`design/flow/run.sh`:
```
#!/bin/bash
# the make line also repeats each setting of config.mk as NAME=value (left out here)
make -C /OpenROAD-flow-scripts/flow DESIGN_CONFIG=/design/flow/config.mk WORK_HOME=/design/flow/orfs CLKGATE_MAP_FILE= finish
```
`design/flow/config.mk`:
```
export PLATFORM = sky130hd
export DESIGN_NAME = can_node
export DESIGN_NICKNAME = can_node
export VERILOG_FILES = /design/flow/design.v
export SDC_FILE = /design/flow/constraint.sdc
export NUM_CORES = 4
export LEC_CHECK = 0
export CAP_MARGIN = 20
export CELL_PAD_IN_SITES_GLOBAL_PLACEMENT = 1
export CORE_ASPECT_RATIO = 0.5
export CORE_MARGIN = 7
export CORE_UTILIZATION = 57
export CTS_CLUSTER_DIAMETER = 224
export CTS_CLUSTER_SIZE = 97
export SETUP_SLACK_MARGIN = 1.25
export SLEW_MARGIN = 20
export TNS_END_PERCENT = 5
```
`design/flow/constraint.sdc`:
```
create_clock -name core_clock -period 7.0 [get_ports {clk}]
set_input_delay 1.4000 -clock core_clock [delete_from_list [all_inputs] [get_ports {clk}]]
set_output_delay 1.4000 -clock core_clock [all_outputs]
set_load 0.01 [all_outputs]
```
`design/flow/design.v`:
```
`timescale 1ns / 1ps
module CAN_TX(
        input wire clk,
        input wire rst,
        input wire sig,  
        output reg can_tx, output reg rst_n,
        output reg led,
        output reg [14:0] crc_reg,          
        output reg [3:0] dlc,               
        output reg [10:0] id,
        output reg [3:0] current_state,
        output reg [15:0]bit_counter ,
        output reg [63:0] data,
        output reg send_frame, sending_frame,idle      
    );
parameter IDLE = 0, SOF = 1, ID_STATE = 2, RTR = 3, IDE = 4, R0 = 5, DLC_STATE = 6, 
          DATA_STATE = 7, CRC_STATE = 8, DEL1 = 9, ACK_STATE = 10, DEL2 = 11, EOF_STATE = 12;
          parameter DEBOUNCE_MAX = 100000;  
          reg [16:0] debounce_counter;
          reg btn1_stable;
          reg btn1_last;
always @(posedge clk) begin
              if (sig != btn1_last) begin
                  debounce_counter <= DEBOUNCE_MAX;
              end else if (debounce_counter > 0) begin
                  debounce_counter <= debounce_counter - 1;
              end else begin
                  btn1_stable <= sig;
              end
              btn1_last <= sig;  
          end
wire SOF_BIT = 1'b0;
reg [3:0] next_state;
always @(posedge clk)
begin
  if (rst) begin
        rst_n <= 1'b0;
        led <= 1'b0;
        data <= 64'b0;
        id <= 11'b0;
        send_frame <= 1'b0;
        dlc <= 4'b0;
  end
  else if (sig) begin
        rst_n <= 1'b1;
        data <= 64'hAABBCCDDEEFF0001;
        id <= 11'b10000000001;
        send_frame <= 1'b1;
         led <= 1'b1;
        dlc[3:0] <=4'b1000;
    end        
    else begin
        rst_n <= 1'b0;
         led <= 1'b0;
        data <= 64'b0;  
        send_frame <= 1'b0;
     end   
end 
always @ (posedge clk) begin: STATE_MEMORY
    if (rst)
        current_state <= IDLE;
    else if (!send_frame)
        current_state <= IDLE;
    else if (send_frame)
        current_state <= next_state;
end	
always @(*) 
begin: NEXT_STATE_LOGIC
    case (current_state)
        IDLE: 
                next_state = SOF;
        SOF: 
            if (send_frame && !idle)
                next_state = ID_STATE;
            else 
                next_state = SOF;
        ID_STATE: 
            if (sending_frame && bit_counter == 11)begin 
                next_state = RTR; 
                end
            else 
                next_state = ID_STATE;
        RTR: 
            if (sending_frame) 
                next_state = IDE; 
            else 
                next_state = RTR;
        IDE: 
            if (sending_frame) 
                next_state = R0; 
            else 
                next_state = IDE;
        R0:
            if (sending_frame) 
                next_state = DLC_STATE; 
            else 
                next_state = R0;
        DLC_STATE: 
            if (sending_frame && bit_counter == 4) 
                next_state = DATA_STATE; 
            else 
                next_state = DLC_STATE;
        DATA_STATE: 
            if (sending_frame && bit_counter == (dlc * 8)) 
                next_state = CRC_STATE; 
            else 
                next_state = DATA_STATE;
        CRC_STATE: 
            if (sending_frame && bit_counter == 15) 
                next_state = DEL1; 
            else 
                next_state = CRC_STATE;
        DEL1:
            if (sending_frame) 
                next_state = ACK_STATE; 
            else 
                next_state = DEL1;        
        ACK_STATE: 
            if (sending_frame) 
                next_state = DEL2; 
            else 
                next_state = ACK_STATE;
        DEL2:
            if (sending_frame) 
                next_state = EOF_STATE; 
            else 
                next_state = DEL2;
        EOF_STATE: 
            if (sending_frame && bit_counter == 6) begin
                next_state = IDLE; 
                end
            else 
                next_state = EOF_STATE;
        default: 
            next_state = IDLE;
    endcase
end	
always @ (posedge clk) 
begin: OUTPUT_LOGIC
    if (rst) begin
        can_tx <= 1'b1;
        sending_frame <= 1'b0;
        bit_counter <= 0;
        crc_reg <= 15'b0;
        idle <= 1'b1;
    end else if (!rst_n) begin
        can_tx <= 1'b1;          
        sending_frame <= 1'b0;
        bit_counter <= 0;
        crc_reg <= 15'b0;
    end else begin
        case (current_state)
            IDLE: 
                if (send_frame && !sending_frame && idle) begin
                    sending_frame <= 1'b1;
                    idle<=1'b0;
                    can_tx <= SOF_BIT;    
                     end else begin
                        can_tx <= 1'b1;        
                end
            SOF: begin 
               can_tx <= id[10 - bit_counter];
               bit_counter <= bit_counter + 1;
            end
            ID_STATE: 
              begin
                can_tx <= id[10 - bit_counter];   
                bit_counter <= bit_counter + 1;
                if (bit_counter == 11) begin
                    can_tx <= 1'b0;
                    bit_counter <= 0;
                end        
              end
            RTR: 
              begin
                    can_tx <= 1'b0;
            end
            IDE: 
            begin
                can_tx <= 1'b0;   
            end
            R0:
              begin
                can_tx <= dlc[3 - bit_counter];
                 bit_counter <= bit_counter + 1;
            end
            DLC_STATE:
               begin
                can_tx <= dlc[3 - bit_counter];   
                bit_counter <= bit_counter + 1;
                if (bit_counter == 4) begin
                    bit_counter <= 1;
                    can_tx <= data[63];
                end  
            end
            DATA_STATE:  
              begin
                can_tx <= (bit_counter <= 63) ? data[63-bit_counter] : 1'b0;   
                bit_counter <= bit_counter + 1;
                if (bit_counter == (dlc * 8))
                    bit_counter <= 0;
            end
            CRC_STATE: 
            begin
                bit_counter <= bit_counter + 1;
                if (bit_counter == 15)
                    bit_counter <= 0;
            end
            DEL1:  
             begin
                can_tx <= 1'b1; 
            end
            ACK_STATE: 
                can_tx <= 1'b1;   
            DEL2:
            begin
                can_tx <= 1'b1;  
            end
            EOF_STATE:  
            begin
                can_tx <= 1'b1;   
                bit_counter <= bit_counter + 1;
                if (bit_counter == 6) begin
                    bit_counter <= 0;
                    sending_frame <= 0;
                    idle <=1'b1;
                end
            end
            default:
            can_tx <=1;
        endcase
  end  
end
function [14:0] nextCRC;
    input new_bit;
    input [14:0] crc_in;
    begin
        nextCRC[14] = crc_in[13] ^ new_bit;
        nextCRC[13] = crc_in[12] ^ crc_in[14] ^ new_bit;
        nextCRC[12] = crc_in[11];
        nextCRC[11] = crc_in[10] ^ crc_in[14] ^ new_bit;
        nextCRC[10] = crc_in[9];
        nextCRC[9]  = crc_in[8]  ^ crc_in[14] ^ new_bit;
        nextCRC[8]  = crc_in[7];
        nextCRC[7]  = crc_in[6];
        nextCRC[6]  = crc_in[5]  ^ crc_in[14] ^ new_bit;
        nextCRC[5]  = crc_in[4];
        nextCRC[4]  = crc_in[3]  ^ crc_in[14] ^ new_bit;
        nextCRC[3]  = crc_in[2];
        nextCRC[2]  = crc_in[1];
        nextCRC[1]  = crc_in[0]  ^ crc_in[14] ^ new_bit;
        nextCRC[0]  = new_bit;
    end
endfunction
endmodule
`timescale 1ns / 1ps
module CAN_RX (
    input wire clk,
    input wire rst,
    input wire can_rx_buf, 
    output reg SOF_detected,
    output reg receiving_frame,
    output reg can_rx,
    output reg [10:0] id_rx,     
    output reg [3:0] dlc_rx,     
    output reg [63:0] crc_rx,
    output reg [63:0] data_rx,   
    output reg [3:0] current_state,
    output reg [31:0] state_ascii,
    output reg red,
    output reg green,
    output reg blue,
    output reg debug_led,
    output reg [15:0]bit_counter, 
    output reg frame_valid  
);
    reg [14:0] crc_reg;
    reg rtr;
    reg r0;
    reg sof;
    reg [4:0] next_state;
    reg rst_n;
    parameter IDLE = 0, SOF = 1, ID_STATE = 2, RTR = 3, IDE = 4, R0 = 5, DLC_STATE = 6, 
              DATA_STATE = 7, CRC_STATE = 8, DEL1 = 9, ACK_STATE = 10, DEL2=11, EOF_STATE = 12;
    reg [3:0] data_length;
always @(*) begin
        case (current_state)
            IDLE:       state_ascii = "IDLE";  
            SOF:        state_ascii = "SOF ";  
            ID_STATE:   state_ascii = "ID  ";  
            RTR:        state_ascii = "RTR ";  
            IDE:        state_ascii = "IDE ";  
            R0:         state_ascii = "R0  ";  
            DLC_STATE:  state_ascii = "DLC ";  
            DATA_STATE: state_ascii = "DATA";  
            CRC_STATE:  state_ascii = "CRC ";  
            DEL1:       state_ascii = "DEL1";  
            ACK_STATE:  state_ascii = "ACK ";  
            DEL2:       state_ascii = "DEL2";  
            EOF_STATE:  state_ascii = "EOF ";  
            default:    state_ascii = "UNK ";  
        endcase
    end
always @(posedge clk)
begin   
    if (rst) begin
    SOF_detected <= 0;
    receiving_frame <= 0;
    end
    else begin
    if (current_state == IDLE && !can_rx && !SOF_detected)begin
    SOF_detected <=1;
    receiving_frame <= 1'b1;
    end
    else begin
    if (current_state != IDLE && SOF_detected)
    SOF_detected <=1;
    end
    if (current_state == EOF_STATE && bit_counter==6 && SOF_detected)
    SOF_detected <=0;
    end
end    
always @(posedge clk)
begin   
    if (rst) begin
        current_state <= IDLE;
    end
    else if (receiving_frame) begin       
        current_state <= next_state;
    end        
    else begin
        current_state <= IDLE;
     end
end      
    always @(*) begin
        can_rx = can_rx_buf; 
    end
    always @(*)
    begin: NEXT_STATE_LOGIC
        case (current_state)
            IDLE: 
                if (SOF_detected)
                    next_state = ID_STATE; 
                else 
                    next_state = IDLE;
            SOF: 
                if (bit_counter == 1) 
                    next_state = ID_STATE; 
                else 
                    next_state = SOF;
            ID_STATE: 
                if (frame_valid && bit_counter == 10) 
                    next_state = RTR; 
                else 
                    next_state = ID_STATE;
            RTR: 
                if (frame_valid)
                    next_state = IDE; 
                else 
                    next_state = RTR;
            IDE: 
                if (frame_valid) 
                    next_state = R0; 
                else 
                    next_state = IDE;
            R0:
                if (frame_valid) 
                    next_state = DLC_STATE; 
                else 
                    next_state = R0;
            DLC_STATE: 
                if (frame_valid && bit_counter == 3) 
                    next_state = DATA_STATE; 
                else 
                    next_state = DLC_STATE;
            DATA_STATE: 
                if (frame_valid && bit_counter == (data_length * 8)) 
                    next_state = CRC_STATE; 
                else 
                    next_state = DATA_STATE;
            CRC_STATE: 
                if (frame_valid && bit_counter == 14) 
                    next_state = DEL1; 
                else 
                    next_state = CRC_STATE;
            DEL1: 
                if (frame_valid) 
                    next_state = ACK_STATE; 
                else 
                    next_state = DEL1;        
            ACK_STATE: 
                if (frame_valid)
                    next_state = DEL2; 
                else 
                    next_state = ACK_STATE;
            DEL2: 
                if (frame_valid) 
                    next_state = EOF_STATE; 
                else 
                    next_state = DEL2;        
            EOF_STATE: 
                if (frame_valid && bit_counter == 6) 
                    next_state = IDLE; 
                else 
                    next_state = EOF_STATE;
            default: 
                next_state = IDLE;
        endcase 
    end	
always @(posedge clk)
begin
  if (rst) begin
    frame_valid <= 1'b0;
    debug_led <= 1'b0;
    id_rx <= 11'b0;
    dlc_rx <= 4'b0;
    data_rx <= 64'b0;
    crc_rx <= 64'b0;
    bit_counter <= 0;
    red <= 1'b0;
    green <= 1'b0;
    blue <= 1'b0;
    data_length = 4'b0;
  end
  else
  case (current_state)
  IDLE: begin
             if (receiving_frame && !frame_valid) begin
                 frame_valid <= 1'b1;
                 debug_led <= 1'b0;
                 id_rx[10 - bit_counter] <= can_rx;   
                 bit_counter <= bit_counter + 1;
                end else begin
                end 
                end
  SOF: begin
                            red <= 1'b1;
                            green <= 1'b0; 
                            blue <= 1'b1;  
                   id_rx[10 - bit_counter] <= can_rx;          
                   bit_counter <= bit_counter + 1;  
                end
  ID_STATE:  begin
                    id_rx[10 - bit_counter] <= can_rx;
                    bit_counter <= bit_counter + 1;
                    if (bit_counter == 10) begin
                        bit_counter <= 0;
                    end
                end
   RTR:   begin
                end
                IDE:   begin                           
                end
                R0:   begin                        
                end
  DLC_STATE: begin 
                    case (bit_counter)
                        0: dlc_rx[3] <= can_rx;   
                        1: dlc_rx[2] <= can_rx;
                        2: dlc_rx[1] <= can_rx;
                        3: dlc_rx[0] <= can_rx;   
                    endcase
                    bit_counter <= bit_counter + 1;
                    if (bit_counter == 3) begin
                        bit_counter <= 1;
                        red <= 1'b1;
                         green <= 1'b1; 
                         blue <= 1'b0;  
                    end
                end
                DATA_STATE:  begin
                    case (dlc_rx)
                                    4'b0000: data_length = 0;        
                                    4'b0001: data_length = 1;        
                                    4'b0010: data_length = 2;       
                                    4'b0011: data_length = 3;       
                                    4'b0100: data_length = 4;       
                                    4'b0101: data_length = 5;       
                                    4'b0110: data_length = 6;       
                                    4'b0111: data_length = 7;       
                                    4'b1000: data_length = 8;       
                           default: data_length = 0;     
                     endcase
                    if (((data_length*8))-bit_counter <= 63)
                    data_rx[((data_length*8))-bit_counter] <= can_rx;
                    bit_counter <= bit_counter + 1;
                    if (bit_counter == (data_length * 8) ) begin
                        bit_counter <= 0;
                        red <= 1'b1;
                            green <= 1'b0; 
                            blue <= 1'b0;  
                    end
                end
                CRC_STATE:  begin
                    crc_rx[bit_counter] <= can_rx;
                    bit_counter <= bit_counter + 1;
                    if (bit_counter == 14) begin
                        bit_counter <= 0;
                    end
                end
                DEL1:  begin
                end
                ACK_STATE:   begin
                end
                DEL2:  begin
                   red <= 1'b1;
                   green <= 1'b0; 
                   blue <= 1'b0;  
                end
                EOF_STATE:  begin
                    if (can_rx == 1'b1)    
                    bit_counter <= bit_counter + 1;
                    if (bit_counter == 4) begin
                        id_rx <= 11'b00000000000;
                        dlc_rx <= 4'b0000;
                    end      
                    if (bit_counter == 6) begin
                        bit_counter <= 0;
                        frame_valid <= 1'b0;   
                        debug_led <= 1'b1;
                        red <= 1'b0;
                        green <= 1'b1; 
                        blue <= 1'b1;
                    end
   end
   endcase                 
end   
endmodule
module can_node (
    input  wire        clk,
    input  wire        rst,
    input  wire        tx_sig,
    output wire        tx_can_tx,
    output wire        tx_rst_n,
    output wire        tx_led,
    output wire [14:0] tx_crc_reg,
    output wire [3:0]  tx_dlc,
    output wire [10:0] tx_id,
    output wire [3:0]  tx_current_state,
    output wire [15:0] tx_bit_counter,
    output wire [63:0] tx_data,
    output wire        tx_send_frame,
    output wire        tx_sending_frame,
    output wire        tx_idle,
    input  wire        rx_can_rx_buf,
    output wire        rx_SOF_detected,
    output wire        rx_receiving_frame,
    output wire        rx_can_rx,
    output wire [10:0] rx_id_rx,
    output wire [3:0]  rx_dlc_rx,
    output wire [63:0] rx_crc_rx,
    output wire [63:0] rx_data_rx,
    output wire [3:0]  rx_current_state,
    output wire [31:0] rx_state_ascii,
    output wire        rx_red,
    output wire        rx_green,
    output wire        rx_blue,
    output wire        rx_debug_led,
    output wire [15:0] rx_bit_counter,
    output wire        rx_frame_valid
);
    CAN_TX u_tx (
        .clk(clk), .rst(rst), .sig(tx_sig),
        .can_tx(tx_can_tx), .rst_n(tx_rst_n), .led(tx_led),
        .crc_reg(tx_crc_reg), .dlc(tx_dlc), .id(tx_id),
        .current_state(tx_current_state), .bit_counter(tx_bit_counter),
        .data(tx_data), .send_frame(tx_send_frame),
        .sending_frame(tx_sending_frame), .idle(tx_idle)
    );
    CAN_RX u_rx (
        .clk(clk), .rst(rst), .can_rx_buf(rx_can_rx_buf),
        .SOF_detected(rx_SOF_detected), .receiving_frame(rx_receiving_frame),
        .can_rx(rx_can_rx), .id_rx(rx_id_rx), .dlc_rx(rx_dlc_rx),
        .crc_rx(rx_crc_rx), .data_rx(rx_data_rx),
        .current_state(rx_current_state), .state_ascii(rx_state_ascii),
        .red(rx_red), .green(rx_green), .blue(rx_blue),
        .debug_led(rx_debug_led), .bit_counter(rx_bit_counter),
        .frame_valid(rx_frame_valid)
    );
endmodule
```
==> impl_metrics.toml, run 1 <==
# implementation run metrics
[yosys]
yosysSeqAreaShare_pct = 32.77
synth-edff-count = 0
ys.flops = 224
ys_top_logic_family = "simple AND/OR/NAND/NOR gates"
ys_sh_aoi_pct = 17.80
yosys-stat-area_um2 = 13680
synth.top_cells.by_count = "nand2_1 (241), dfxtp_1 (224), nor2_1 (163), a21oi_1 (153), nand3_1 (139)"
yosysTopAreaCell = "dfxtp_1"
simple_gate_share_pct = 28.15
yosysWarnings = 2
synth_cells = 1796
area_leaders = "dfxtp_1 (33%), nand2_1 (6.6%), buf_4 (5.9%)"
ys_cells = 1796
ys_sh_mux_pct = 3.054
syn_area_per_cell_um2 = 7.619
synth_cell_types = 90
synthAdderAreaFrac_pct = 2.642
async_flop_share_pct = 0
top_area_share_pct = 32.77
synth_top_cell_by_count = "nand2_1"
xor_area_share_pct = 5.303
ff_type = "dfxtp_1"
netlist_area_um2 = 13680

[run_status]
lastStage = "global placement"
outcome = "stopped before the end"
stop_error = "[ERROR GPL-0301] Utilization 100.861 % exceeds 100%."

[floorplan]
row_count = 39
core_area_um2 = 23180
fp_util_pct = 59.04
die_area_um2 = 28800
die_x_um = 233.1
die_h_um = 123.6
io_pins = 327
==> run 2: changes to the inputs <==
CELL_PAD_IN_SITES_GLOBAL_PLACEMENT = 3   (was 1)
CORE_ASPECT_RATIO = 1.26   (was 0.5)
CORE_MARGIN = 2   (was 7)
CORE_UTILIZATION = 54   (was 57)
CTS_CLUSTER_DIAMETER = 53   (was 224)
CTS_CLUSTER_SIZE = default   (was 97)
HOLD_SLACK_MARGIN = 0.22   (was default)
MAX_ROUTING_LAYER = met4   (was default)
PLACE_DENSITY_LB_ADDON = 0.23   (was default)
SETUP_SLACK_MARGIN = 1.59   (was 1.25)
TNS_END_PERCENT = 10   (was 5)
clock period = 9.41 ns   (was 7.0 ns; I/O delays follow)
==> run 2 against run 1 <==
  * The flow stops in global placement without I/O
  * Synthesized cell count did not move
  * Die area fell by 7.5%
  * Synthesized area did not move
==> impl_metrics.toml, run 2 <==
# implementation run metrics
[run_status]
outcome = "stopped before the end"
lastStage = "global placement without I/O"
stop_error = "[ERROR FLW-0024] Place density exceeds 1.0 (current PLACE_DENSITY_LB_ADDON =  0.23). Please check if the value of  PLACE_DENSITY_LB_ADDON is between 0 and 0.99."

[yosys]
yosys-stat-area_um2 = 13680
area_leaders = "dfxtp_1 (33%), nand2_1 (6.6%), buf_4 (5.9%)"
synth_cell_types = 90
ys_sh_mux_pct = 3.054
top_area_share_pct = 32.77
netlist_area_um2 = 13680
yosysWarnings = 2
synth.top_cells.by_count = "nand2_1 (241), dfxtp_1 (224), nor2_1 (163), a21oi_1 (153), nand3_1 (139)"
ff_type = "dfxtp_1"
yosysSeqAreaShare_pct = 32.77
ys_sh_aoi_pct = 17.80
simple_gate_share_pct = 28.15
async_flop_share_pct = 0
yosysTopAreaCell = "dfxtp_1"
ys_top_logic_family = "simple AND/OR/NAND/NOR gates"
xor_area_share_pct = 5.303
syn_area_per_cell_um2 = 7.619
synth_top_cell_by_count = "nand2_1"
ys_cells = 1796
synth-edff-count = 0
synthAdderAreaFrac_pct = 2.642
synth_cells = 1796
ys.flops = 224

[floorplan]
die_area_um2 = 26640
die_h_um = 182.7
core_area_um2 = 24970
die_x_um = 145.8
row_count = 65
fp_util_pct = 54.81
==> run 3: changes to the inputs <==
ABC_AREA = 0   (was default)
CELL_PAD_IN_SITES_GLOBAL_PLACEMENT = 0   (was 3)
CORE_ASPECT_RATIO = default   (was 1.26)
CORE_UTILIZATION = 62   (was 54)
CTS_CLUSTER_DIAMETER = default   (was 53)
HOLD_SLACK_MARGIN = default   (was 0.22)
PLACE_DENSITY_LB_ADDON = default   (was 0.23)
SETUP_SLACK_MARGIN = default   (was 1.59)
SLEW_MARGIN = 30   (was 20)
TNS_END_PERCENT = default   (was 10)
clock period = 3.87 ns   (was 9.41 ns; I/O delays follow)
==> run 3 against run 2 <==
  * Now fails the layout checks on negative setup slack
  * Die area decreased by 13%
  * Synthesized cell count unchanged
  * Synthesized area unchanged
==> impl_metrics.toml, run 3 <==
# flow metrics
[yosys]
synth_top_cell_by_count = "nand2_1"
ys_cells = 1796
synth-edff-count = 0
ys.flops = 224
synth.top_cells.by_count = "nand2_1 (241), dfxtp_1 (224), nor2_1 (163), a21oi_1 (153), nand3_1 (139)"
area_leaders = "dfxtp_1 (33%), nand2_1 (6.6%), buf_4 (5.9%)"
xor_area_share_pct = 5.303
yosysWarnings = 2
netlist_area_um2 = 13680
simple_gate_share_pct = 28.15
top_area_share_pct = 32.77
yosysSeqAreaShare_pct = 32.77
ys_sh_mux_pct = 3.054
yosysTopAreaCell = "dfxtp_1"
syn_area_per_cell_um2 = 7.619
ys_top_logic_family = "simple AND/OR/NAND/NOR gates"
synth_cells = 1796
synthAdderAreaFrac_pct = 2.642
yosys-stat-area_um2 = 13680
ys_sh_aoi_pct = 17.80
async_flop_share_pct = 0
synth_cell_types = 90
ff_type = "dfxtp_1"

[grt]
first_global_vias = 13980
grt_max_degree = 115
grt_pass1_wl_um = 73730
grt_remaining_overflow = 0
groute.usage.overall_pct = 38.90
antenna_found_initial = 0

[place]
dp_slack_ns = -0.4643
place_inst = 2364
dp_hpwl_um = 32730
gp_congestion = 0.9610
port_buffers = 263

[setup_path]
reg2reg_depth = 17
path_class = "flop to flop"
cp.arrival_ns = 4.72
critical_path.cell_chain = "buf_6 > nor2b_4 > ha_4 > buf_6 > o31a_1 > o41ai_4 > xnor2_2 > or4b_4 > nor3_4 > o211a_1 > ha_4 > nor4bb_4 > a32oi_2 > buf_6 > or4_4 > o21ai_1 > a21oi_1"
critical_path.max_stage_delay_ns = 0.59
r2r_end = "u_rx.data_rx[49]"
critPathSlowestCell = "or4_4"
critPathLaunchType = "flop"
cp_num_cells = 17
worstSetupStartpoint = "u_rx.dlc_rx[3]"
cp_num_buf_inv = 3
crit_path_frequent_cell = "buf_6"
worstPathRequired_ns = 4.25
reg2reg_setup_slack_ns = -0.47
cp_max_fo = 7
r2r_start = "u_rx.dlc_rx[3]"
critPathTopFamily = "simple AND/OR/NAND/NOR gates"
end_kind = "flop"
worstSetupEndpoint = "u_rx.data_rx[49]"

[power]
pwr-share-comb_pct = 24.0
intPower_mw = 4.240
p_seq_mw = 2.34
swShare_pct = 32.24
clkPwrFrac_pct = 38.6
power.group.top = "clock"
pg_clk_mw = 2.42
power.leakage_nw = 7.184
ir_drop_uv = 305.3
p_comb_mw = 1.50
p_sw_mw = 2.017
p_total_mw = 6.257
p_per_area_nw_per_um2 = 330.2
power_frac_seq_pct = 37.3

[sta]
finalHoldViolations = 0
period_minus_slack_ns = 4.343
finalWorstSetupSlack_ns = -0.4731
fin_crit_sh_pct = 112.2
slew_violations = 0
max_freq_ghz = 0.2303
slew_headroom_pct = 40.28
setup_viol = 64
clock-skew-final_ns = 0.01211
tightest_slew_ns = 0.8958
rsz0062_at_grt = "true"

[hold_path]
worstHoldStart = "u_rx.crc_rx[1]"
min_path_type = "flop to flop"
hold_path_end = "u_rx.crc_rx[1]"
hold_depth = 2

[floorplan]
row_count = 54
fp_util_pct = 62.90
die_h_um = 152.6
die_area_um2 = 23280
io_pins = 327
die_x_um = 152.6
core_area_um2 = 21760

[final_layout]
finalNetCount = 2167
layout.cells.non_filler = 2434
area_delta_synth_final_pct = 38.50
nFillCells = 1207

[drt]
antenna_cells = 0
wl_per_cell_um = 20.18
wl_um = 49110
via_count = 15350
vias_per_cell = 6.307
drt_iter0_drc = 1678
first_pass_iters = 7
final_antenna_net_count = 0
drc = 0

[clock_network]
cts_hold_buf = 0
htreeDepth = 1
clkSinkCount = 224
ctsLongestPathBuffers = 3
clkTransAtPathRegs_ns = 0.06
cts_tree = "yes"
cts_buffers = 25
clock-root-buffer = "clkbuf_16"
clk_latency_ns = 0.54

[run_status]
check-failures = "negative setup slack"
outcome = "finished with violations"

[flow_run]
tool_warnings = 51
maxCapViolations = 0
## run 3: cell type report
| type | instances | area [um2] | area share (%) |
|---|---|---|---|
| Multi-Input combinational cell | 1380 | 8859 | 46.74 |
| Sequential cell | 224 | 4499 | 23.74 |
| Timing Repair Buffer | 464 | 4258 | 22.46 |
| Clock buffer | 33 | 685.7 | 3.618 |
| Tap cell | 280 | 350.3 | 1.848 |
| Inverter | 40 | 155.1 | 0.8186 |
| Clock inverter | 13 | 146.4 | 0.7724 |
## run 3: stage by stage
step / area, um2 / utilization (%) / hold WS, ns / TNS [ns]
after floorplan: 14190 / - / 0.4478 / -18.03
after detailed placement: 17230 / 79.19 / 0.4470 / -24.08
after global placement: 17230 / 79.18 / 0.4408 / -13.25
final: 18950 / 87.12 / 0.4546 / -21.62
after CTS: 18320 / 84.21 / 0.4554 / -11.09
after global routing: 18950 / 87.12 / 0.4764 / -28.96
## run 3: what timing repair did
item,CTS,global route
pin swaps,28,54
endpoints found under the setup margin,72,97
cloned,1,0
buffers inserted,5,18
gates resized,46,87
## run 3: metal layers
metal	track usage, %	vias up	routed length, um
li1	-	6831	-
met1	46.72	7221	18010
met2	64.15	1047	23520
met3	6.513	252	4853
met4	17.64	0	2721
met5	-	-	0
==> run 4: changes to the inputs <==
ABC_AREA = default   (was 0)
CELL_PAD_IN_SITES_GLOBAL_PLACEMENT = 1   (was 0)
CORE_ASPECT_RATIO = 0.51   (was default)
CORE_UTILIZATION = 59   (was 62)
CTS_CLUSTER_DIAMETER = 224   (was default)
CTS_CLUSTER_SIZE = 97   (was default)
MAX_ROUTING_LAYER = default   (was met4)
SETUP_SLACK_MARGIN = 1.65   (was default)
SLEW_MARGIN = 20   (was 30)
TNS_END_PERCENT = 5   (was default)
clock period = 7.0 ns   (was 3.87 ns; I/O delays follow)
==> run 4 against run 3 <==
  * The run now fails in global placement
  * Synthesized area did not move
  * Synthesized cell count did not move
  * Die area up 5.2%
==> impl_metrics.toml, run 4 <==
# implementation run metrics
[floorplan]
io_pins = 327
fp_util_pct = 60.70
die_x_um = 217.3
die_h_um = 112.8
core_area_um2 = 22540
row_count = 39
die_area_um2 = 24500

[yosys]
xor_area_share_pct = 5.303
syn_area_per_cell_um2 = 7.619
yosysSeqAreaShare_pct = 32.77
synth.top_cells.by_count = "nand2_1 (241), dfxtp_1 (224), nor2_1 (163), a21oi_1 (153), nand3_1 (139)"
ys_top_logic_family = "simple AND/OR/NAND/NOR gates"
yosys-stat-area_um2 = 13680
async_flop_share_pct = 0
ys_sh_mux_pct = 3.054
simple_gate_share_pct = 28.15
synth_cells = 1796
yosysTopAreaCell = "dfxtp_1"
area_leaders = "dfxtp_1 (33%), nand2_1 (6.6%), buf_4 (5.9%)"
ys.flops = 224
ys_cells = 1796
ff_type = "dfxtp_1"
synth-edff-count = 0
synthAdderAreaFrac_pct = 2.642
netlist_area_um2 = 13680
ys_sh_aoi_pct = 17.80
synth_top_cell_by_count = "nand2_1"
top_area_share_pct = 32.77
synth_cell_types = 90
yosysWarnings = 2

[run_status]
stop_error = "[ERROR GPL-0301] Utilization 103.748 % exceeds 100%."
lastStage = "global placement"
outcome = "stopped before the end"
==> run 5: changes to the inputs <==
ABC_AREA = 1   (was default)
CELL_PAD_IN_SITES_GLOBAL_PLACEMENT = default   (was 1)
CORE_ASPECT_RATIO = default   (was 0.51)
CORE_UTILIZATION = 62   (was 59)
CTS_CLUSTER_DIAMETER = default   (was 224)
CTS_CLUSTER_SIZE = default   (was 97)
SETUP_SLACK_MARGIN = default   (was 1.65)
TNS_END_PERCENT = default   (was 5)
clock period = 5.68 ns   (was 7.0 ns; I/O delays follow)
==> run 5 against run 4 <==
  * Now clean on timing, DRC and antenna
  * Synthesized area is 9.3% higher
  * Die area rose by 3.6%
  * Synthesized cell count grew 32%
==> impl_metrics.toml, run 5 <==
# flow metrics
[run_status]
outcome = "no timing/DRC/antenna violations"

[clock_network]
clk_latency_ns = 0.54
cts_setup_buffers = 0
clkSinkCount = 224
ctsLongestPathBuffers = 3
cts_tree = "yes"
cts_buffers = 26
cts_hold_buf = 0
cts_resized = 0
htreeDepth = 1
clock-root-buffer = "clkbuf_16"
clkTransAtPathRegs_ns = 0.06

[yosys]
ys_sh_aoi_pct = 10.46
synth-edff-count = 0
netlist_area_um2 = 14960
ff_type = "dfxtp_1"
synth_cells = 2369
yosysSeqAreaShare_pct = 29.98
area_leaders = "dfxtp_1 (30%), nand2_1 (13%), nor2_1 (8.4%)"
yosys-stat-area_um2 = 14960
simple_gate_share_pct = 39.86
xor_area_share_pct = 2.376
yosysTopAreaCell = "dfxtp_1"
yosysWarnings = 2
ys.flops = 224
ys_top_logic_family = "simple AND/OR/NAND/NOR gates"
top_area_share_pct = 29.98
ys_sh_mux_pct = 0
syn_area_per_cell_um2 = 6.314
synth_top_cell_by_count = "nand2_1"
ys_cells = 2369
synthAdderAreaFrac_pct = 2.342
synth_cell_types = 65
async_flop_share_pct = 0
synth.top_cells.by_count = "nand2_1 (518), nor2_1 (335), inv_1 (265), dfxtp_1 (224), nand3_1 (203)"

[sta]
slew_violations = 0
clock-skew-final_ns = 0.005799
tns_ns = 0
slew_headroom_pct = 31.20
rsz0062_at_grt = "false"
tightest_slew_ns = 1.032
setup_viol = 0
hold_ws_ns = 0.4428
fin_crit_sh_pct = 84.55
max_freq_ghz = 0.2082
finalHoldViolations = 0
period_minus_slack_ns = 4.803

[final_layout]
area_delta_synth_final_pct = 20.59
finish.instance_area_um2 = 18040
finalNetCount = 2580

[power]
ir_drop_uv = 248.7
pg_clk_mw = 1.62
power.leakage_nw = 7.787
pwr-share-comb_pct = 37.3
p_comb_mw = 1.94
power_frac_seq_pct = 31.6
p_sw_mw = 2.181
swShare_pct = 41.99
p_per_area_nw_per_um2 = 288.0
intPower_mw = 3.013
p_seq_mw = 1.64
clkPwrFrac_pct = 31.1
power.group.top = "combinational logic"

[floorplan]
row_count = 56
die_x_um = 159.3
core_area_um2 = 23610
die_area_um2 = 25380
io_pins = 327
fp_util_pct = 63.35
die_h_um = 159.3

[grt]
first_global_vias = 15310
grt_pass1_wl_um = 76740
antenna_found_initial = 0
groute.usage.overall_pct = 35.90
grt_remaining_overflow = 0
grt_max_degree = 91

[drt]
first_pass_iters = 8
wl_um = 47710
via_count = 16550
wl_per_cell_um = 16.53
final_antenna_net_count = 0
drc = 0
drt_iter0_drc = 1954
vias_per_cell = 5.731
antenna_cells = 0

[hold_path]
hold_depth = 2
min_path_type = "flop to flop"
hold_path_end = "u_rx.data_rx[51]"
worstHoldStart = "u_rx.data_rx[51]"

[place]
gp_congestion = 0.9897
port_buffers = 263
dp_hpwl_um = 34130
placed_area_um2 = 17220

[setup_path]
critPathTopFamily = "simple AND/OR/NAND/NOR gates"
reg2reg_setup_slack_ns = 0.88
critical_path.cell_chain = "inv_2 > ha_1 > nor2_1 > buf_4 > inv_1 > nor2_2 > nand3_1 > nor2_2 > nand3_4 > xor2_2 > inv_2 > nand3_1 > nand2_1 > inv_1 > nand2_1 > nor2_4 > nand3_4 > inv_2 > nand2_1 > nor2_1 > nand3_1 > o21ai_0 > nor2_1"
cp_max_fo = 12
r2r_start = "u_rx.bit_counter[0]"
worstPathRequired_ns = 6.11
worstSetupStartpoint = "u_rx.bit_counter[0]"
critical_path.max_stage_delay_ns = 0.65
reg2reg_depth = 23
end_kind = "flop"
worstSetupEndpoint = "u_rx.data_rx[16]"
cp.arrival_ns = 5.23
path_class = "flop to flop"
critPathLaunchType = "flop"
critPathSlowestCell = "dfxtp_1"
r2r_end = "u_rx.data_rx[16]"
cp_num_cells = 23
cp_num_buf_inv = 6

[flow_run]
tool_warnings = 46
maxCapViolations = 0
## run 5: per-layer routing
layer / routed length [um] / track usage, % / up-vias
met1: 19280 / 45.42 / 7581
met4: 1419 / 12.19 / 0
met5: 0 / 0 / -
li1: - / - / 7937
met3: 4731 / 6.851 / 128
met2: 22280 / 61.48 / 899
## run 5: cell type report
cell class	count	area (um2)
Clock inverter	5	31.28
Sequential cell	224	4486
Inverter	295	1110
Fill cell	1848	5574
Tap cell	319	399.1
Timing Repair Buffer	279	2745
Multi-Input combinational cell	1722	8482
Clock buffer	43	785.8
## run 5: metrics by stage
step | total power, mW | utilization, % | std cells | worst slack [ns]
after floorplan | 3.140 | - | 2430 | 1.927
after global placement | 3.512 | 72.92 | 2839 | 1.062
after detailed placement | 3.544 | 72.92 | 2839 | 0.9707
after CTS | 5.140 | 76.38 | 2887 | 0.9514
after global routing | 5.442 | 76.39 | 2887 | 0.4662
final | 5.194 | 76.39 | 2887 | 0.8773
==> run 6: changes to the inputs <==
ABC_AREA = default   (was 1)
CORE_UTILIZATION = 58   (was 62)
clock period = 3.49 ns   (was 5.68 ns; I/O delays follow)
==> run 6 against run 5 <==
  * The layout now fails its checks (negative setup slack)
  * Hold slack gained 0.010 ns
  * Maximum frequency grew 11%
  * Design area grew 7.4%
  * Worst setup slack lost 1.7 ns
  * Total power grew 31%
  * Via count shrank 9.2%
  * First-iteration DRC count shrank 39%
  * Register-to-register slack lost 1.7 ns
  * Count of clock-buffer cells in the layout shrank 7
  * Core utilization grew 6.7 points
==> impl_metrics.toml, run 6 <==
# flow metrics
[run_status]
outcome = "finished with violations"
check-failures = "negative setup slack"

[drt]
drc = 0
via_count = 15030
final_antenna_net_count = 0
wl_per_cell_um = 18.91
drt_iter0_drc = 1184
wl_um = 47700
first_pass_iters = 7
antenna_cells = 0
vias_per_cell = 5.958

[yosys]
yosys-stat-area_um2 = 13680
netlist_area_um2 = 13680
ys_cells = 1796
yosysSeqAreaShare_pct = 32.77
simple_gate_share_pct = 28.15
synth_top_cell_by_count = "nand2_1"
yosysTopAreaCell = "dfxtp_1"
ys_sh_mux_pct = 3.054
synth_cells = 1796
top_area_share_pct = 32.77
ff_type = "dfxtp_1"
synth-edff-count = 0
ys_top_logic_family = "simple AND/OR/NAND/NOR gates"
syn_area_per_cell_um2 = 7.619
yosysWarnings = 2
area_leaders = "dfxtp_1 (33%), nand2_1 (6.6%), buf_4 (5.9%)"
ys.flops = 224
async_flop_share_pct = 0
synthAdderAreaFrac_pct = 2.642
synth.top_cells.by_count = "nand2_1 (241), dfxtp_1 (224), nor2_1 (163), a21oi_1 (153), nand3_1 (139)"
ys_sh_aoi_pct = 17.80
synth_cell_types = 90
xor_area_share_pct = 5.303

[power]
p_seq_mw = 2.59
clkPwrFrac_pct = 37.9
ir_drop_uv = 364.1
p_comb_mw = 1.64
p_per_area_nw_per_um2 = 352.0
power_frac_seq_pct = 38.0
power.leakage_nw = 7.495
p_sw_mw = 2.124
pwr-share-comb_pct = 24.1
swShare_pct = 31.14
p_total_mw = 6.821
power.group.top = "registers"
intPower_mw = 4.697
pg_clk_mw = 2.59

[hold_path]
hold_path_end = "u_rx.crc_rx[50]"
min_path_type = "flop to flop"
worstHoldStart = "u_rx.crc_rx[50]"
hold_depth = 2

[final_layout]
finalNetCount = 2218
area_delta_synth_final_pct = 41.60

[setup_path]
worstSetupStartpoint = "u_rx.dlc_rx[1]"
path_class = "flop to flop"
critPathSlowestCell = "or4_4"
r2r_start = "u_rx.dlc_rx[1]"
cp_max_fo = 7
critical_path.max_stage_delay_ns = 0.59
cp_num_cells = 16
r2r_end = "u_rx.data_rx[52]"
critPathLaunchType = "flop"
worstPathRequired_ns = 3.86
critical_path.cell_chain = "nor2b_4 > ha_4 > nand2_2 > buf_6 > o2111a_1 > nor3_4 > or4b_4 > nor3_4 > o211a_1 > ha_4 > nor4bb_2 > a32oi_1 > buf_4 > or4_4 > o21ai_2 > a21oi_1"
cp.arrival_ns = 4.69
reg2reg_setup_slack_ns = -0.83
critPathTopFamily = "simple AND/OR/NAND/NOR gates"
worstSetupEndpoint = "u_rx.data_rx[52]"
cp_num_buf_inv = 2
reg2reg_depth = 16
end_kind = "flop"

[clock_network]
htreeDepth = 1
clk_latency_ns = 0.53
cts_tree = "yes"
clkSinkCount = 224
clkTransAtPathRegs_ns = 0.06
clock-root-buffer = "clkbuf_16"
ctsLongestPathBuffers = 3
cts_buffers = 25
cts_hold_buf = 0

[place]
port_buffers = 263
gp_congestion = 1.001
dp_hpwl_um = 32870

[sta]
slew_violations = 0
tightest_slew_ns = 1.117
finalHoldViolations = 0
tns_ns = -51.12
clock-skew-final_ns = 0.01348
rsz0062_at_grt = "true"
max_freq_ghz = 0.2313
period_minus_slack_ns = 4.322
fin_crit_sh_pct = 123.9
slew_headroom_pct = 25.55
finalWorstSetupSlack_ns = -0.8325
setup_viol = 75

[floorplan]
core_area_um2 = 23330
row_count = 56
die_area_um2 = 24840
fp_util_pct = 58.65
die_x_um = 157.6
io_pins = 327
die_h_um = 157.6

[flow_run]
tool_warnings = 52
maxCapViolations = 0

[grt]
antenna_found_initial = 0
grt_remaining_overflow = 0
groute.usage.overall_pct = 35.47
grt_pass1_wl_um = 71470
first_global_vias = 13830
grt_max_degree = 112
==> run 6: metal layers <==
layer / global-route usage, % / vias to the layer above / wire length, um
li1: - / 6945 / -
met1: 43.19 / 7099 / 18440
met2: 61.18 / 823 / 23000
met3: 7.008 / 159 / 4183
met4: 14.85 / 0 / 2074
met5: 0 / - / 0
==> run 6: area by class of cell <==
type                            count  area [um2]
Clock buffer                       36       737.0
Clock inverter                      8       68.82
Fill cell                        1522        3955
Inverter                           40       155.1
Multi-Input combinational cell   1381        8796
Sequential cell                   224        4501
Tap cell                          319       399.1
Timing Repair Buffer              514        4721
==> run 6: repair_timing <==
| item | in CTS | in global routing |
|---|---|---|
| cloned | 0 | 3 |
| setup buffers | 18 | 17 |
| gates resized | 68 | 54 |
| setup endpoints to repair | 75 | 122 |
| pin swaps | 43 | 54 |
==> run 6: per-stage QoR <==
step	hold slack [ns]	util [%]	std cells	setup slack [ns]	cell area, um2
6_report	0.4531	83.05	2522	-0.8325	19380
5_1_grt	0.4706	83.05	2522	-0.9627	19380
4_1_cts	0.4532	81.16	2504	-0.6850	18940
3_5_place_dp	0.4457	75.66	2442	-0.9146	17650
3_3_place_gp	0.4406	75.66	2442	-0.6732	17650
2_1_floorplan	0.4478	-	1857	-0.8430	14220
==> run 7: changes to the inputs <==
ABC_AREA = 1   (was default)
CORE_UTILIZATION = 72   (was 58)
PLACE_DENSITY_LB_ADDON = 0.02   (was default)
TNS_END_PERCENT = 20   (was default)
clock period = 6.57 ns   (was 3.49 ns; I/O delays follow)
==> run 7 against run 6 <==
  * The run now finishes clean
  * Core utilization rose by 5.5 points
  * Hold slack got worse by 0.0065 ns
  * Combinational power grew 3%
  * Sequential cell count unchanged
  * Count of clock-buffer cells in the layout fell by 2
  * Largest cell class unchanged
==> impl_metrics.toml, run 7 <==
# flow metrics
[run_status]
outcome = "no timing/DRC/antenna violations"

[power]
power.leakage_nw = 7.785
p_seq_mw = 1.42
p_comb_mw = 1.69
clkPwrFrac_pct = 32.2
power_frac_seq_pct = 31.0
p_sw_mw = 1.912
pwr-share-comb_pct = 36.8
p_per_area_nw_per_um2 = 254.8
power.group.top = "combinational logic"
intPower_mw = 2.668
ir_drop_uv = 216.8
pg_clk_mw = 1.47
swShare_pct = 41.75

[setup_path]
worstSetupStartpoint = "u_rx.bit_counter[0]"
critical_path.cell_chain = "inv_2 > ha_1 > nor2_1 > inv_1 > nor2_2 > nand3_1 > nor2_2 > nand3_4 > xor2_2 > inv_2 > nand3_1 > nand2_1 > inv_1 > nand2_1 > nor2_4 > nand3_4 > nor2_4 > nand3_1 > nor2_2 > nand3_1 > nand2_1 > nor2_1"
critPathSlowestCell = "nor2_1"
worstPathRequired_ns = 6.99
cp_num_cells = 22
reg2reg_depth = 22
worstSetupEndpoint = "u_rx.data_rx[14]"
cp_num_buf_inv = 4
r2r_start = "u_rx.bit_counter[0]"
path_class = "flop to flop"
critical_path.max_stage_delay_ns = 0.66
reg2reg_setup_slack_ns = 1.39
critPathLaunchType = "flop"
crit_path_frequent_cell = "nand3_1"
end_kind = "flop"
critPathTopFamily = "simple AND/OR/NAND/NOR gates"
r2r_end = "u_rx.data_rx[14]"
cp.arrival_ns = 5.60
cp_max_fo = 12

[clock_network]
cts_resized = 0
clk_latency_ns = 0.54
cts_hold_buf = 0
cts_tree = "yes"
htreeDepth = 1
cts_buffers = 24
clock-root-buffer = "clkbuf_16"
clkTransAtPathRegs_ns = 0.06
ctsLongestPathBuffers = 3
cts_setup_buffers = 0
clkSinkCount = 224

[place]
gp_congestion = 1.049
port_buffers = 263
dp_hpwl_um = 34630
dp_slack_ns = 1.635

[sta]
fin_crit_sh_pct = 78.82
rsz0062_at_grt = "false"
clock-skew-final_ns = 0.01723
slew_violations = 0
finalWorstSetupSlack_ns = 1.392
tightest_slew_ns = 1.121
max_freq_ghz = 0.1931
finalHoldViolations = 0
slew_headroom_pct = 24.98
period_minus_slack_ns = 5.178
tns_ns = 0
setup_viol = 0

[yosys]
syn_area_per_cell_um2 = 6.314
yosysWarnings = 2
yosysTopAreaCell = "dfxtp_1"
ys_sh_aoi_pct = 10.46
synthAdderAreaFrac_pct = 2.342
simple_gate_share_pct = 39.86
synth_cell_types = 65
synth_cells = 2369
yosys-stat-area_um2 = 14960
xor_area_share_pct = 2.376
top_area_share_pct = 29.98
yosysSeqAreaShare_pct = 29.98
synth-edff-count = 0
ys.flops = 224
async_flop_share_pct = 0
ys_sh_mux_pct = 0
synth.top_cells.by_count = "nand2_1 (518), nor2_1 (335), inv_1 (265), dfxtp_1 (224), nand3_1 (203)"
netlist_area_um2 = 14960
ys_top_logic_family = "simple AND/OR/NAND/NOR gates"
area_leaders = "dfxtp_1 (30%), nand2_1 (13%), nor2_1 (8.4%)"
ys_cells = 2369
synth_top_cell_by_count = "nand2_1"
ff_type = "dfxtp_1"

[drt]
first_pass_iters = 7
wl_um = 51360
final_antenna_net_count = 0
drc = 0
vias_per_cell = 6.247
via_count = 17670
antenna_cells = 0
wl_per_cell_um = 18.16
drt_iter0_drc = 2419

[floorplan]
die_area_um2 = 21940
fp_util_pct = 73.69
row_count = 52
die_x_um = 148.1
core_area_um2 = 20300
die_h_um = 148.1
io_pins = 327

[grt]
antenna_found_initial = 0
groute.usage.overall_pct = 44.73
grt_remaining_overflow = 0
grt_max_degree = 87
first_global_vias = 16320
grt_pass1_wl_um = 81280

[flow_run]
tool_warnings = 45
maxCapViolations = 0

[final_layout]
nFillCells = 1089
finalNetCount = 2573
finalCoreUtilization_pct = 88.54
area_delta_synth_final_pct = 20.16

[hold_path]
worstHoldStart = "u_rx.crc_rx[0]"
hold_path_end = "u_rx.crc_rx[0]"
hold_depth = 2
min_path_type = "flop to flop"
## run 7: through the flow
step	instances	hold WS, ns	cell area, um2	power, mW
floorplan	2430	0.4459	15190	2.714
global placement	2785	0.4283	17120	2.978
detailed placement	2785	0.4412	17120	3.036
CTS	2829	0.4504	17970	4.490
global route	2829	0.4673	17970	4.743
finish	2829	0.4466	17970	4.580
## run 7: area by class of cell
| class | instances | area, um2 | share of cell area (%) |
|---|---|---|---|
| multi-input combinational | 1722 | 8479 | 47.18 |
| sequential | 224 | 4486 | 24.96 |
| timing repair buffer | 274 | 2708 | 15.06 |
| inverter | 295 | 1110 | 6.175 |
| clock buffer | 34 | 688.2 | 3.829 |
| tap | 270 | 337.8 | 1.880 |
| clock inverter | 10 | 165.2 | 0.9189 |
## run 7: per-layer routing
layer | share of wire, % | vias to the layer above | wire [um] | GRT usage (%)
li1 | - | 7930 | - | -
met1 | 35 | 7941 | 17990 | 54.34
met2 | 45 | 1473 | 23250 | 72.08
met3 | 13 | 329 | 6745 | 11.20
met4 | 6.6 | 0 | 3376 | 26.24
met5 | 0 | - | 0 | 0
==> run 8: changes to the inputs <==
ABC_AREA = 0   (was 1)
CELL_PAD_IN_SITES_GLOBAL_PLACEMENT = 3   (was default)
CORE_ASPECT_RATIO = 1.03   (was default)
CORE_UTILIZATION = 68   (was 72)
GPL_ROUTABILITY_DRIVEN = 1   (was default)
PLACE_DENSITY_LB_ADDON = 0.26   (was 0.02)
SETUP_SLACK_MARGIN = 0.42   (was default)
TNS_END_PERCENT = default   (was 20)
clock period = 4.03 ns   (was 6.57 ns; I/O delays follow)
==> run 8 against run 7 <==
  * Synthesized area down 8.5%
  * Synthesized cell count down 24%
  * Die area down 3.0%
  * The flow now stops in global placement without I/O
==> impl_metrics.toml, run 8 <==
# implementation run metrics
[run_status]
outcome = "stopped before the end"
stop_error = "[ERROR FLW-0024] Place density exceeds 1.0 (current PLACE_DENSITY_LB_ADDON =  0.26). Please check if the value of  PLACE_DENSITY_LB_ADDON is between 0 and 0.99."
lastStage = "global placement without I/O"

[yosys]
syn_area_per_cell_um2 = 7.619
synth-edff-count = 0
synth.top_cells.by_count = "nand2_1 (241), dfxtp_1 (224), nor2_1 (163), a21oi_1 (153), nand3_1 (139)"
synth_top_cell_by_count = "nand2_1"
simple_gate_share_pct = 28.15
netlist_area_um2 = 13680
synth_cells = 1796
ys_sh_mux_pct = 3.054
area_leaders = "dfxtp_1 (33%), nand2_1 (6.6%), buf_4 (5.9%)"
yosysWarnings = 2
synthAdderAreaFrac_pct = 2.642
top_area_share_pct = 32.77
ys.flops = 224
yosysSeqAreaShare_pct = 32.77
ys_sh_aoi_pct = 17.80
yosysTopAreaCell = "dfxtp_1"
xor_area_share_pct = 5.303
async_flop_share_pct = 0
synth_cell_types = 90
ys_top_logic_family = "simple AND/OR/NAND/NOR gates"
ff_type = "dfxtp_1"
ys_cells = 1796
yosys-stat-area_um2 = 13680

[floorplan]
die_x_um = 143.8
die_h_um = 148.0
row_count = 52
core_area_um2 = 19710
fp_util_pct = 69.41
die_area_um2 = 21280
==> run 9: changes to the inputs <==
ABC_AREA = default   (was 0)
CELL_PAD_IN_SITES_GLOBAL_PLACEMENT = default   (was 3)
CORE_ASPECT_RATIO = default   (was 1.03)
CORE_UTILIZATION = 40   (was 68)
GPL_ROUTABILITY_DRIVEN = default   (was 1)
PLACE_DENSITY_LB_ADDON = default   (was 0.26)
SETUP_SLACK_MARGIN = 1.6   (was 0.42)
clock period = 5.76 ns   (was 4.03 ns; I/O delays follow)
==> run 9 against run 8 <==
  * The run now finishes clean
  * Synthesized cell count unchanged
  * Die area increased by 68%
  * Synthesized area stayed put
==> impl_metrics.toml, run 9 <==
# flow metrics
[power]
power.group.top = "clock"
power_frac_seq_pct = 36.8
p_comb_mw = 0.832
ir_drop_uv = 215.0
pg_clk_mw = 1.86
intPower_mw = 2.960
pwr-share-comb_pct = 19.5
power.leakage_nw = 6.682
swShare_pct = 30.48
p_per_area_nw_per_um2 = 233.3
p_sw_mw = 1.298
p_seq_mw = 1.57
clkPwrFrac_pct = 43.6

[sta]
clock-skew-final_ns = 0.01236
setup_viol = 0
finalWorstSetupSlack_ns = 1.496
fin_crit_sh_pct = 74.02
tns_ns = 0
tightest_slew_ns = 1.048
slew_violations = 0
slew_headroom_pct = 30.15
period_minus_slack_ns = 4.264
hold_ws_ns = 0.4569
rsz0062_at_grt = "true"
max_freq_ghz = 0.2345
finalHoldViolations = 0

[setup_path]
r2r_end = "u_rx.data_rx[3]"
end_kind = "flop"
crit_path_frequent_cell = "buf_6"
critPathLaunchType = "flop"
r2r_start = "u_rx.dlc_rx[3]"
cp_max_fo = 8
critical_path.cell_chain = "buf_6 > nor2b_4 > ha_4 > buf_6 > a21oi_4 > nor2b_2 > a2111oi_4 > a211oi_2 > a211o_1 > nor3_2 > o211a_1 > ha_4 > nor4bb_1 > a32oi_1 > buf_6 > or4_4 > o21ai_2 > a21oi_1"
cp_num_cells = 18
worstSetupStartpoint = "u_rx.dlc_rx[3]"
worstPathRequired_ns = 6.14
worstSetupEndpoint = "u_rx.data_rx[3]"
reg2reg_depth = 18
cp_num_buf_inv = 3
reg2reg_setup_slack_ns = 1.50
cp.arrival_ns = 4.65
critPathSlowestCell = "or4_4"
path_class = "flop to flop"
critPathTopFamily = "AND-OR/OR-AND gates"
critical_path.max_stage_delay_ns = 0.63

[yosys]
ys_sh_aoi_pct = 17.80
synth_cell_types = 90
yosys-stat-area_um2 = 13680
synth-edff-count = 0
yosysSeqAreaShare_pct = 32.77
synth_cells = 1796
netlist_area_um2 = 13680
synthAdderAreaFrac_pct = 2.642
yosysTopAreaCell = "dfxtp_1"
xor_area_share_pct = 5.303
ff_type = "dfxtp_1"
async_flop_share_pct = 0
ys_top_logic_family = "simple AND/OR/NAND/NOR gates"
top_area_share_pct = 32.77
ys.flops = 224
area_leaders = "dfxtp_1 (33%), nand2_1 (6.6%), buf_4 (5.9%)"
synth.top_cells.by_count = "nand2_1 (241), dfxtp_1 (224), nor2_1 (163), a21oi_1 (153), nand3_1 (139)"
ys_cells = 1796
simple_gate_share_pct = 28.15
syn_area_per_cell_um2 = 7.619
ys_sh_mux_pct = 3.054
yosysWarnings = 2
synth_top_cell_by_count = "nand2_1"

[hold_path]
hold_depth = 2
worstHoldStart = "u_rx.crc_rx[49]"
hold_path_end = "u_rx.crc_rx[49]"
min_path_type = "flop to flop"

[clock_network]
clkTransAtPathRegs_ns = 0.07
cts_tree = "yes"
cts_buffers = 27
cts_hold_buf = 0
clock-root-buffer = "clkbuf_16"
clkSinkCount = 224
ctsLongestPathBuffers = 3
htreeDepth = 1
clk_latency_ns = 0.55

[place]
port_buffers = 263
placed_area_um2 = 16160
dp_slack_ns = 0.8375
gp_congestion = 0.9349
dp_hpwl_um = 32340

[final_layout]
area_delta_synth_final_pct = 33.38
nFillCells = 3203
finalCoreUtilization_pct = 54.30
finish.instance_area_um2 = 18250
final-comb-area_um2 = 8767
area.sequential_um2 = 4522
finalNetCount = 2047

[drt]
vias_per_cell = 5.586
drc = 0
via_count = 13880
wl_um = 46120
drt_iter0_drc = 1023
final_antenna_net_count = 0
antenna_cells = 0
first_pass_iters = 5
wl_per_cell_um = 18.57

[grt]
grt_max_degree = 112
groute.usage.overall_pct = 24.60
grt_remaining_overflow = 0
grt_pass1_wl_um = 72060
antenna_found_initial = 0
first_global_vias = 12760

[flow_run]
tool_warnings = 49
maxCapViolations = 0

[floorplan]
row_count = 67
die_x_um = 189.0
die_h_um = 189.0
core_area_um2 = 33620
io_pins = 327
fp_util_pct = 40.71
die_area_um2 = 35710

[run_status]
outcome = "no timing/DRC/antenna violations"
run 9: layout make-up:
type	instances	area share (%)
multi-input cells	1380	48.03
flip-flops and latches	224	24.77
repair buffers	342	17.88
clock buffers	35	4.312
well taps	448	3.071
clock inverters	15	1.056
inverters	40	0.8706
run 9: metal layers:
metal / vias to the layer above / GRT usage [%] / routed length (um)
met5: - / 0 / 0
met4: 0 / 7.722 / 1423
met3: 97 / 4.634 / 3438
met2: 556 / 40.60 / 21490
met1: 6610 / 32.43 / 19770
li1: 6612 / - / -
run 9: stage by stage:
step | total power [mW] | instances
floorplan | 2.170 | 1857
global placement | 2.303 | 2377
detailed placement | 2.310 | 2377
CTS | 4.241 | 2462
global route | 4.407 | 2484
finish | 4.258 | 2484
run 9: timing repair:
item / in CTS / in global routing
pin swaps: 26 / 27
gates resized: 73 / 61
buffers inserted: 34 / 22
setup endpoints to repair: 81 / 84
gates cloned: 1 / 0
==> run 10: changes to the inputs <==
ABC_AREA = 0   (was default)
CELL_PAD_IN_SITES_GLOBAL_PLACEMENT = 0   (was default)
CORE_UTILIZATION = 70   (was 40)
CTS_CLUSTER_DIAMETER = 94   (was default)
CTS_CLUSTER_SIZE = 22   (was default)
MAX_ROUTING_LAYER = met4   (was default)
PLACE_DENSITY_LB_ADDON = 0.28   (was default)
SETUP_SLACK_MARGIN = default   (was 1.6)
SLEW_MARGIN = 30   (was 20)
TNS_END_PERCENT = 65   (was default)
clock period = 4.36 ns   (was 5.76 ns; I/O delays follow)
==> run 10 against run 9 <==
  * The layout now fails its checks (negative setup slack)
  * First-iteration DRC count is 130% higher
  * Sequential share of layout area is 1.7 points higher
  * Sequential power is 32% higher
  * Critical path depth is 2 lower
  * Clock skew is 0.0060 ns higher
  * Clock power is 27% lower
  * Synthesized area stayed put
  * Global-route usage is 17 points higher
  * Critical path type unchanged
  * Largest power group is now registers
==> impl_metrics.toml, run 10 <==
# flow metrics
[floorplan]
row_count = 51
die_area_um2 = 20680
die_h_um = 143.8
die_x_um = 143.8
core_area_um2 = 19330
io_pins = 327
fp_util_pct = 70.78

[yosys]
ff_type = "dfxtp_1"
xor_area_share_pct = 5.303
syn_area_per_cell_um2 = 7.619
ys_top_logic_family = "simple AND/OR/NAND/NOR gates"
async_flop_share_pct = 0
simple_gate_share_pct = 28.15
synth_cell_types = 90
yosysSeqAreaShare_pct = 32.77
yosysWarnings = 2
ys_sh_mux_pct = 3.054
top_area_share_pct = 32.77
synth-edff-count = 0
synth_cells = 1796
synth_top_cell_by_count = "nand2_1"
area_leaders = "dfxtp_1 (33%), nand2_1 (6.6%), buf_4 (5.9%)"
yosys-stat-area_um2 = 13680
synthAdderAreaFrac_pct = 2.642
yosysTopAreaCell = "dfxtp_1"
ys_cells = 1796
ys_sh_aoi_pct = 17.80
synth.top_cells.by_count = "nand2_1 (241), dfxtp_1 (224), nor2_1 (163), a21oi_1 (153), nand3_1 (139)"
netlist_area_um2 = 13680
ys.flops = 224

[sta]
clock-skew-final_ns = 0.01837
finalWorstSetupSlack_ns = -0.2454
fin_crit_sh_pct = 105.6
finalHoldViolations = 0
slew_headroom_pct = 38.30
setup_viol = 55
period_minus_slack_ns = 4.605
rsz0062_at_grt = "true"
tightest_slew_ns = 0.9189
slew_violations = 0
hold_ws_ns = 0.4591
max_freq_ghz = 0.2171

[drt]
drt_iter0_drc = 2332
first_pass_iters = 9
wl_per_cell_um = 20.71
drc = 0
wl_um = 47160
vias_per_cell = 6.657
final_antenna_net_count = 0
via_count = 15160

[final_layout]
finalNetCount = 2040
area_delta_synth_final_pct = 24.38
layout.cells.non_filler = 2277

[run_status]
outcome = "finished with violations"
check-failures = "negative setup slack"

[grt]
grtUsageMet1_pct = 47.58
first_global_vias = 13440
gr-usage-met2_pct = 68.20
grt_pass1_wl_um = 68300
grt_max_degree = 109
antenna_found_initial = 2
busiest_layer = "met2"
grt_use_met3_pct = 9.563
groute.usage.overall_pct = 41.68
grt_remaining_overflow = 0

[setup_path]
cp_max_fo = 7
cp.arrival_ns = 4.93
end_kind = "flop"
critPathSlowestCell = "or4_4"
r2r_end = "u_rx.data_rx[58]"
cp_num_buf_inv = 2
path_class = "flop to flop"
crit_path_frequent_cell = "ha_4"
critical_path.cell_chain = "nor4b_4 > ha_4 > buf_6 > nor2b_1 > a2111oi_1 > a211oi_1 > a211o_1 > nor3_2 > o211a_1 > ha_4 > nor4bb_4 > a32oi_2 > buf_4 > or4_4 > o21ai_2 > a21oi_1"
worstSetupEndpoint = "u_rx.data_rx[58]"
r2r_start = "u_rx.dlc_rx[1]"
reg2reg_setup_slack_ns = -0.25
worstPathRequired_ns = 4.68
reg2reg_depth = 16
critical_path.max_stage_delay_ns = 0.62
worstSetupStartpoint = "u_rx.dlc_rx[1]"
cp_num_cells = 16
critPathTopFamily = "simple AND/OR/NAND/NOR gates"
critPathLaunchType = "flop"

[power]
pwr-share-comb_pct = 24.0
pg_clk_mw = 1.35
power.leakage_nw = 6.331
p_per_area_nw_per_um2 = 264.4
swShare_pct = 33.00
p_total_mw = 4.500
clkPwrFrac_pct = 30.0
power.group.top = "registers"
p_sw_mw = 1.485
ir_drop_uv = 332.8
intPower_mw = 3.015
p_comb_mw = 1.08
p_seq_mw = 2.07
power_frac_seq_pct = 46.0

[hold_path]
hold_path_end = "u_rx.crc_rx[34]"
hold_depth = 2
worstHoldStart = "u_rx.crc_rx[34]"
min_path_type = "flop to flop"

[place]
dp_slack_ns = -0.1531
port_buffers = 263
place_inst = 2245
dp_hpwl_um = 31660
gp_congestion = 1.049

[clock_network]
ctsLongestPathBuffers = 3
clkSinkCount = 224
clk_latency_ns = 0.49
cts_hold_buf = 0
clkTransAtPathRegs_ns = 0.09
htreeDepth = 1
cts_tree = "yes"
cts_buffers = 14
clock-root-buffer = "clkbuf_16"

[flow_run]
maxCapViolations = 0
tool_warnings = 47
run 10: repair_timing:
item / 4_1_cts / 5_1_grt
pin swaps: 2 / 17
endpoints found under the setup margin: 46 / 60
setup buffers: 0 / 12
resized: 14 / 37
run 10: metal layers:
| layer | wire [um] | up-vias |
|---|---|---|
| met1 | 15850 | 6857 |
| met2 | 21860 | 1339 |
| met5 | 0 | - |
| met3 | 6003 | 407 |
| met4 | 3444 | 0 |
| li1 | - | 6554 |
run 10: final cells by class:
type | instances | area, um2
Fill cell | 1004 | 2315
Clock inverter | 2 | 20.02
Tap cell | 265 | 331.6
Multi-Input combinational cell | 1380 | 8333
Clock buffer | 16 | 379.1
Timing Repair Buffer | 348 | 3296
Sequential cell | 224 | 4506
Inverter | 40 | 150.1
Antenna cell | 2 | 5.005
run 10: metrics by stage:
stage	setup TNS [ns]	area, um2	utilization (%)
after floorplan	0	14040	-
after global routing	-17.48	17020	88.03
after CTS	0	16750	86.63
final	-7.440	17020	88.03
after detailed placement	-3.362	16280	84.22
after global placement	0	16280	84.22
==> run 11: changes to the inputs <==
CORE_UTILIZATION = 72   (was 70)
CTS_CLUSTER_DIAMETER = 59   (was 94)
CTS_CLUSTER_SIZE = 90   (was 22)
TNS_END_PERCENT = default   (was 65)
==> run 11 against run 10 <==
  * The layout still fails its checks (negative setup slack)
  * Hold slack gained 0.0030 ns
  * Sequential cell count is the same
  * Combinational power is 9% higher
  * Wire length rose by 14%
  * First-iteration DRC count grew 54%
  * Critical path depth fell by 4
  * Maximum frequency decreased by 0.86%
  * Core utilization up 3.7 points
  * Synthesized area stayed put
  * Highest routed layer unchanged
==> impl_metrics.toml, run 11 <==
# flow metrics
[yosys]
area_leaders = "dfxtp_1 (33%), nand2_1 (6.6%), buf_4 (5.9%)"
syn_area_per_cell_um2 = 7.619
ys.flops = 224
synth_cells = 1796
synthAdderAreaFrac_pct = 2.642
yosys-stat-area_um2 = 13680
top_area_share_pct = 32.77
ff_type = "dfxtp_1"
ys_sh_aoi_pct = 17.80
ys_sh_mux_pct = 3.054
xor_area_share_pct = 5.303
yosysWarnings = 2
yosysTopAreaCell = "dfxtp_1"
synth.top_cells.by_count = "nand2_1 (241), dfxtp_1 (224), nor2_1 (163), a21oi_1 (153), nand3_1 (139)"
synth_cell_types = 90
synth-edff-count = 0
simple_gate_share_pct = 28.15
ys_top_logic_family = "simple AND/OR/NAND/NOR gates"
ys_cells = 1796
async_flop_share_pct = 0
netlist_area_um2 = 13680
yosysSeqAreaShare_pct = 32.77
synth_top_cell_by_count = "nand2_1"

[place]
dp_hpwl_um = 31310
gp_congestion = 1.128
placed_area_um2 = 16240
dp_slack_ns = -0.2657
port_buffers = 263
place_inst = 2214

[power]
p_per_area_nw_per_um2 = 280.4
power_frac_seq_pct = 43.0
p_seq_mw = 2.07
ir_drop_uv = 373.5
p_total_mw = 4.812
pg_clk_mw = 1.56
power.group.top = "registers"
intPower_mw = 3.081
p_sw_mw = 1.732
p_comb_mw = 1.18
pwr-share-comb_pct = 24.5
swShare_pct = 35.98
clkPwrFrac_pct = 32.4
power.leakage_nw = 6.383

[final_layout]
finish.instance_area_um2 = 17170
finalCoreUtilization_pct = 91.77
layout.cells.non_filler = 2252
area_delta_synth_final_pct = 25.44
finalNetCount = 2039
nFillCells = 730

[setup_path]
cp_num_cells = 12
end_kind = "flop"
worstSetupEndpoint = "u_rx.id_rx[5]"
path_class = "flop to flop"
r2r_start = "u_rx.bit_counter[0]"
r2r_end = "u_rx.id_rx[5]"
reg2reg_depth = 12
critPathLaunchType = "flop"
reg2reg_setup_slack_ns = -0.29
critPathSlowestCell = "a211oi_1"
critPathTopFamily = "AND-OR/OR-AND gates"
worstSetupStartpoint = "u_rx.bit_counter[0]"
critical_path.max_stage_delay_ns = 1.00
critical_path.cell_chain = "buf_4 > ha_1 > or3b_1 > a211oi_1 > o31a_1 > o21ai_0 > nor3b_1 > o21ai_1 > or3_1 > or2_1 > o211ai_1 > a21oi_1"
cp_num_buf_inv = 1
cp.arrival_ns = 5.00
worstPathRequired_ns = 4.71
cp_max_fo = 6

[hold_path]
hold_path_end = "u_rx.crc_rx[37]"
worstHoldStart = "u_rx.crc_rx[37]"
min_path_type = "flop to flop"
hold_depth = 2

[floorplan]
die_h_um = 141.9
core_area_um2 = 18710
fp_util_pct = 73.16
row_count = 50
die_area_um2 = 20120
die_x_um = 141.9
io_pins = 327

[sta]
fin_crit_sh_pct = 106.5
finalWorstSetupSlack_ns = -0.2855
slew_headroom_pct = 15.46
hold_ws_ns = 0.4621
tightest_slew_ns = 1.261
tns_ns = -4.512
rsz0062_at_grt = "true"
finalHoldViolations = 0
max_freq_ghz = 0.2153
setup_viol = 41
period_minus_slack_ns = 4.645
slew_violations = 0
clock-skew-final_ns = 0.05150

[drt]
drt_iter0_drc = 3597
wl_um = 53570
wl_per_cell_um = 23.79
first_pass_iters = 17
via_count = 16400
final_antenna_net_count = 0
vias_per_cell = 7.280
drc = 0

[clock_network]
cts_buffers = 15
cts_hold_buf = 0
clkTransAtPathRegs_ns = 0.09
cts_tree = "yes"
clk_latency_ns = 0.55
clock-root-buffer = "clkbuf_16"
clkSinkCount = 224
ctsLongestPathBuffers = 3
htreeDepth = 1

[grt]
grt_max_degree = 116
antenna_found_initial = 2
groute.usage.overall_pct = 46.29
grt_remaining_overflow = 0
grt_pass1_wl_um = 73800
first_global_vias = 14200

[run_status]
check-failures = "negative setup slack"
outcome = "finished with violations"

[flow_run]
tool_warnings = 50
maxCapViolations = 0
run 11: per-layer routing:
metal,vias to the layer above,routed length [um],GRT usage (%)
li1,6560,-,-
met1,7246,17010,52.47
met2,1882,23170,75.09
met3,707,8215,11.24
met4,0,5184,26.37
met5,-,0,-
run 11: area by class of cell:
type	count	area, um2	share of cell area [%]
clock inverters	10	122.6	0.7143
repair buffers	346	3302	19.24
well taps	234	292.8	1.706
clock buffers	16	379.1	2.209
diodes	2	5.005	0.02916
inverters	40	150.1	0.8747
multi-input cells	1380	8408	48.98
flip-flops and latches	224	4506	26.25
run 11: what timing repair did:
item | CTS | global route
pin swaps | 2 | 19
endpoints found under the setup margin | 47 | 71
resized | 17 | 53
setup buffers | 2 | 8
Power is estimated from default activity; no workload was simulated.
